== run 1 ==
## Xbar
module Xbar(CLK, RST_N,
	    i_valid,
	    i_prio,
	    i_tail,
	    i_dst,
	    i_vc,
	    i_data, 
	    o_valid,
	    o_prio,
	    o_tail,
	    o_dst,
	    o_vc,
	    o_data, 
 	    i_cred,
	    i_cred_valid,
	    o_cred_en
	    );
    parameter N		    = 8;
    parameter NUM_VCS	    = 2;
    parameter CUT	    = 2;
    parameter DATA	    = 32;
    parameter BUFFER_DEPTH  = 8;
    parameter LOG_N	    = (
	N <= 1 ? 0: 
	N <= 2 ? 1: 
	N <= 4 ? 2: 
	N <= 8 ? 3: 
	N <= 16 ? 4: 
	N <= 32 ? 5: 
	N <= 64 ? 6: 
	N <= 128 ? 7: 
	N <= 256 ? 8 : 
	N <= 512 ? 9 : 
	N <= 1024 ? 10 : 
	N <= 2048 ? 11 : 
	N <= 4096 ? 12 : 
	N <= 8192 ? 13 : 
	N <= 16384 ? 14 : -1);
    parameter VC	    = (
	NUM_VCS <= 1 ? 0: 
	NUM_VCS <= 2 ? 1: 
	NUM_VCS <= 4 ? 2: 
	NUM_VCS <= 8 ? 3: 
	NUM_VCS <= 16 ? 4: 
	NUM_VCS <= 32 ? 5: 
	NUM_VCS <= 64 ? 6: 
	NUM_VCS <= 128 ? 7: 
	NUM_VCS <= 256 ? 8 : 
	NUM_VCS <= 512 ? 9 : 
	NUM_VCS <= 1024 ? 10 : 
  ...
Settings: LEC_CHECK=0, CAP_MARGIN=20, CELL_PAD_IN_SITES_DETAIL_PLACEMENT=1, CELL_PAD_IN_SITES_GLOBAL_PLACEMENT=2, CORE_MARGIN=2, CORE_UTILIZATION=44, PLACE_DENSITY=0.45, SLEW_MARGIN=20; clock period 4.35 ns.
run.sh (not shown) runs the stock make flow with config.mk's settings and CLKGATE_MAP_FILE=.
In run 1 the implementation ran to completion but is not tape-out ready, as the final checks report setup timing.
Inputs modified between run 1 and run 2:
# run 1
export LEC_CHECK = 0
export CAP_MARGIN = 20
export CELL_PAD_IN_SITES_DETAIL_PLACEMENT = 1
export CELL_PAD_IN_SITES_GLOBAL_PLACEMENT = 2
export CORE_MARGIN = 2
export CORE_UTILIZATION = 44
export PLACE_DENSITY = 0.45
export SLEW_MARGIN = 20
create_clock -name core_clock -period 4.35 [get_ports {CLK}]
# run 2
export LEC_CHECK = 0
export ABC_AREA = 0
export CAP_MARGIN = 20
export CELL_PAD_IN_SITES_DETAIL_PLACEMENT = 0
export CELL_PAD_IN_SITES_GLOBAL_PLACEMENT = 1
export CORE_MARGIN = 2
export CORE_UTILIZATION = 44
export CTS_CLUSTER_DIAMETER = 338
export GPL_TIMING_DRIVEN = 1
export PLACE_DENSITY_LB_ADDON = 0.0
export SETUP_SLACK_MARGIN = 0.93
export SLEW_MARGIN = 20
create_clock -name core_clock -period 4.41 [get_ports {CLK}]
### Flow results
Run 2: all stages done; final checks FAILED (setup timing).
The launch point of the worst path comes out ififos[1].inQ.D_OUT[35] in one run and ififos[0].inQ.D_OUT[34] in the other, namely in run 2 and run 1 respectively.
Diff run 1 -> run 2: met2 wirelength from detailed routing fell about 5.3%, non-clock buffer count rose about 2.5%, via-per-instance ratio fell 0.13, tightest hold margin rose 0.12 ns.
Run 2 against run 1: wire length of the first global-routing pass -3.7%; number of post-CTS setup repair buffers rose by 68; cell count went up 0.39%; end-of-flow core utilization has increased.
Compared with run 1, combinational power in run 2 decreased by a few percent.
Against run 1, count of antenna diodes in the layout in run 2 fell by a few percent.
Changes in run 3 relative to run 2:
# run 2
export LEC_CHECK = 0
export ABC_AREA = 0
export CAP_MARGIN = 20
export CELL_PAD_IN_SITES_DETAIL_PLACEMENT = 0
export CELL_PAD_IN_SITES_GLOBAL_PLACEMENT = 1
export CORE_MARGIN = 2
export CORE_UTILIZATION = 44
export CTS_CLUSTER_DIAMETER = 338
export GPL_TIMING_DRIVEN = 1
export PLACE_DENSITY_LB_ADDON = 0.0
export SETUP_SLACK_MARGIN = 0.93
export SLEW_MARGIN = 20
create_clock -name core_clock -period 4.41 [get_ports {CLK}]
# run 3
export LEC_CHECK = 0
export ABC_AREA = 0
export CAP_MARGIN = 20
export CELL_PAD_IN_SITES_DETAIL_PLACEMENT = 2
export CELL_PAD_IN_SITES_GLOBAL_PLACEMENT = 3
export CORE_ASPECT_RATIO = 0.86
export CORE_MARGIN = 4
export CORE_UTILIZATION = 54
export CTS_CLUSTER_DIAMETER = 338
export CTS_CLUSTER_SIZE = 68
export GPL_TIMING_DRIVEN = 0
export HOLD_SLACK_MARGIN = 0.03
export MAX_ROUTING_LAYER = met4
export PLACE_DENSITY_LB_ADDON = 0.12
export SETUP_SLACK_MARGIN = 0.93
export SLEW_MARGIN = 35
create_clock -name core_clock -period 9.89 [get_ports {CLK}]
Results
Status(run 3) = ERROR, stage = 3_3_place_gp. As far as synthesized area goes, run 2 and run 3 are indistinguishable; the numbers are identical. Compare run 2 and run 3 | number of placement rows lower: run 3. Run 3 vs run 2 — die area dropped by more than 10%.
No activity file was given, so power comes from the tool's default toggle rates.
